==> flow/design.v (excerpt) <==
module cpu_8b(
    input wire clk,
    input wire rst,
    output wire halt,
    output wire mem_we,
    output wire [7:0] mem_addr,
    output wire [7:0] mem_wdata,
    input wire [7:0] mem_rdata
);
For scale: roughly 570 cells after synthesis, ~47 flip-flops.
clock: 3.36 ns
lec_check: 0
abc_area: 1
cap_margin: 20
core_margin: 2
core_utilization: 72
cts_cluster_diameter: 103
cts_cluster_size: 78
hold_slack_margin: 0.3
place_density_lb_addon: 0.2
slew_margin: 20
run.sh (not shown) runs the stock make flow with config.mk's settings and CLKGATE_MAP_FILE=.
The first run never finished: it broke off in 5_1_grt.
Then changed:
Settings changed: ABC_AREA 1 to not set, CORE_UTILIZATION 72 to 40, CTS_CLUSTER_DIAMETER 103 to not set, CTS_CLUSTER_SIZE 78 to not set, HOLD_SLACK_MARGIN 0.3 to not set, PLACE_DENSITY_LB_ADDON 0.2 to not set.
Clock period 3.36 ns to 4.8 ns, I/O delays scaled along.
Now the flow finished clean; synthesized cell count came out lower by about a fifth; die size came out higher by well over a third; area after synthesis came out lower slightly.
Then changed:
Settings changed: CORE_UTILIZATION 40 to 62, CTS_CLUSTER_SIZE set to 26.
Clock period 4.8 ns to 5.0 ns, I/O delays scaled along.
Result:
- The changed run completed with no timing, DRC or antenna violations
- non-clock buffer count came out lower by 5
- worst setup slack gets worse by 61 ps
- clock power came out lower by roughly a tenth
- power came out lower by a few percent
- routed wire length came out lower by a few percent
- via count came out higher slightly
- die size came out lower by a quarter to a third
- cell area came out lower by a few percent
- utilization came out higher by 25 points
Then changed:
Settings changed: CORE_UTILIZATION 62 to 40, CTS_CLUSTER_SIZE 26 to not set.
What happened: Routed wire length increases slightly. Count of clock-buffer cells in the layout is lower by 1. Cell count went up by a few percent. Area after synthesis is unchanged. Synthesized cell count is unchanged. Global-route usage fell by 11 points. Utilization shrinks by 26 points.

Starting RTL as in the previous note.
## cpu_8b
module cpu_8b(
    input wire clk,
    input wire rst,
    output wire halt,
    output wire mem_we,
    output wire [7:0] mem_addr,
    output wire [7:0] mem_wdata,
    input wire [7:0] mem_rdata
);
    wire [7:0] mem_d_i;
    wire [7:0] mem_d_o;
    assign mem_wdata = mem_d_i;
    assign mem_d_o = mem_rdata;
    wire [2:0] alu_opcode;
    wire [7:0] alu_a;
    wire [7:0] alu_b;
    wire a_we;
    wire [7:0] a_reg_i;
    wire [7:0] a_reg_o;
    wire b_we;
    wire [7:0] b_reg_i;
    wire [7:0] b_reg_o;
    wire alu_we;
    wire [7:0] alu_res_next;
    wire [7:0] alu_res;
    wire zf_we;
    wire zf_next;
    wire zf;
    wire ir_we;
    wire [7:0] instr;
    wire [2:0] next_state;
    wire [2:0] state;
    wire pc_we;
    wire [7:0] pc_next;
    wire [7:0] pc;
    wire alu_sel_a;
    wire alu_sel_b;
    wire a_sel;
    wire b_sel;
    wire mem_sel;
    wire [7:0] offset_addr;
    wire addr_sel;
    wire [7:0] addr_offset_zext;
    wire [3:0] addr_offset;
    wire [3:0] pc_offset;
    wire [7:0] pc_offset_zext;
    wire [7:0] inc_pc;
    wire [7:0] new_pc;
    wire pc_sel;
    wire [7:0] jmp_reg_val;
    wire pc_jmp_sel;
    control_unit cpu_control(
        .instr(instr),
        .state(state),
        .zf(zf),
        .reset(rst),
        .next_state(next_state),
        .pc_we(pc_we),
        .pc_sel(pc_sel),
        .pc_jmp_sel(pc_jmp_sel),
        .pc_offset(pc_offset),
        .addr_sel(addr_sel),
        .addr_offset(addr_offset),
        .mem_sel(mem_sel),
        .mem_we(mem_we),
        .alu_opcode(alu_opcode),
        .alu_sel_a(alu_sel_a),
        .alu_sel_b(alu_sel_b),
        .alu_we(alu_we),
        .zf_we(zf_we),
        .ir_we(ir_we),
        .a_sel(a_sel),
        .a_we(a_we),
        .b_sel(b_sel),
        .b_we(b_we),
        .halt(halt)
    );
    alu alu_unit(
        .opcode(alu_opcode),
        .a(alu_a),
        .b(alu_b),
        .y(alu_res_next),
        .zf(zf_next)
    );
    register #(.WIDTH(8)) a_register(
        .clk(clk),
        .rst(rst),
        .we(a_we),
        .d(a_reg_i),
        .q(a_reg_o)
  ...
clock: 5.0 ns
lec_check: 0
abc_area: 1
cap_margin: 20
cell_pad_in_sites_global_placement: 3
core_aspect_ratio: 1.93
core_margin: 2
core_utilization: 40
cts_cluster_diameter: 384
cts_cluster_size: 100
slew_margin: 20
tns_end_percent: 40
The baseline did not get past global placement without I/O (3_1_place_gp_skip_io) on GPL-0301.
Rerun with:
Settings changed: ABC_AREA 1 to 0, CELL_PAD_IN_SITES_GLOBAL_PLACEMENT 3 to not set, CORE_ASPECT_RATIO 1.93 to 0.5, CTS_CLUSTER_SIZE 100 to 14, TNS_END_PERCENT 40 to 95.
Outcome:
- The changed run finished clean
- area after synthesis went down by 0.31%
- synthesized cell count went down by 19%
- die size is about the same
Rerun with:
Settings changed: ABC_AREA 0 to not set, CAP_MARGIN 20 to 40, CORE_ASPECT_RATIO 0.5 to not set, CORE_UTILIZATION 40 to 62, CTS_CLUSTER_DIAMETER 384 to not set, CTS_CLUSTER_SIZE 14 to 30, GPL_ROUTABILITY_DRIVEN set to 1, MAX_ROUTING_LAYER set to met5, TNS_END_PERCENT 95 to not set.
Result:
- cell count goes down by about 8%
- worst setup slack got worse by 47 ps
- die size came out lower by 35%
- routed wire length goes down by about 2.6%
- design area shrinks by 3.6%
- combinational power goes down by about 3%
Rerun with:
Settings changed: ABC_AREA set to 1, CAP_MARGIN 40 to 20, CORE_ASPECT_RATIO set to 1.93, CORE_UTILIZATION 62 to 40, CTS_CLUSTER_DIAMETER set to 384, CTS_CLUSTER_SIZE 30 to 47, GPL_ROUTABILITY_DRIVEN 1 to not set, MAX_ROUTING_LAYER met5 to not set, TNS_END_PERCENT set to 95.
Outcome: Final cell count grows by a quarter to a third. Power grows by about a fifth. Wire length grows by a little under a tenth. Count of clock-buffer cells in the layout does not change.
Power figures rest on the tool's default switching activity, not on a simulated workload.
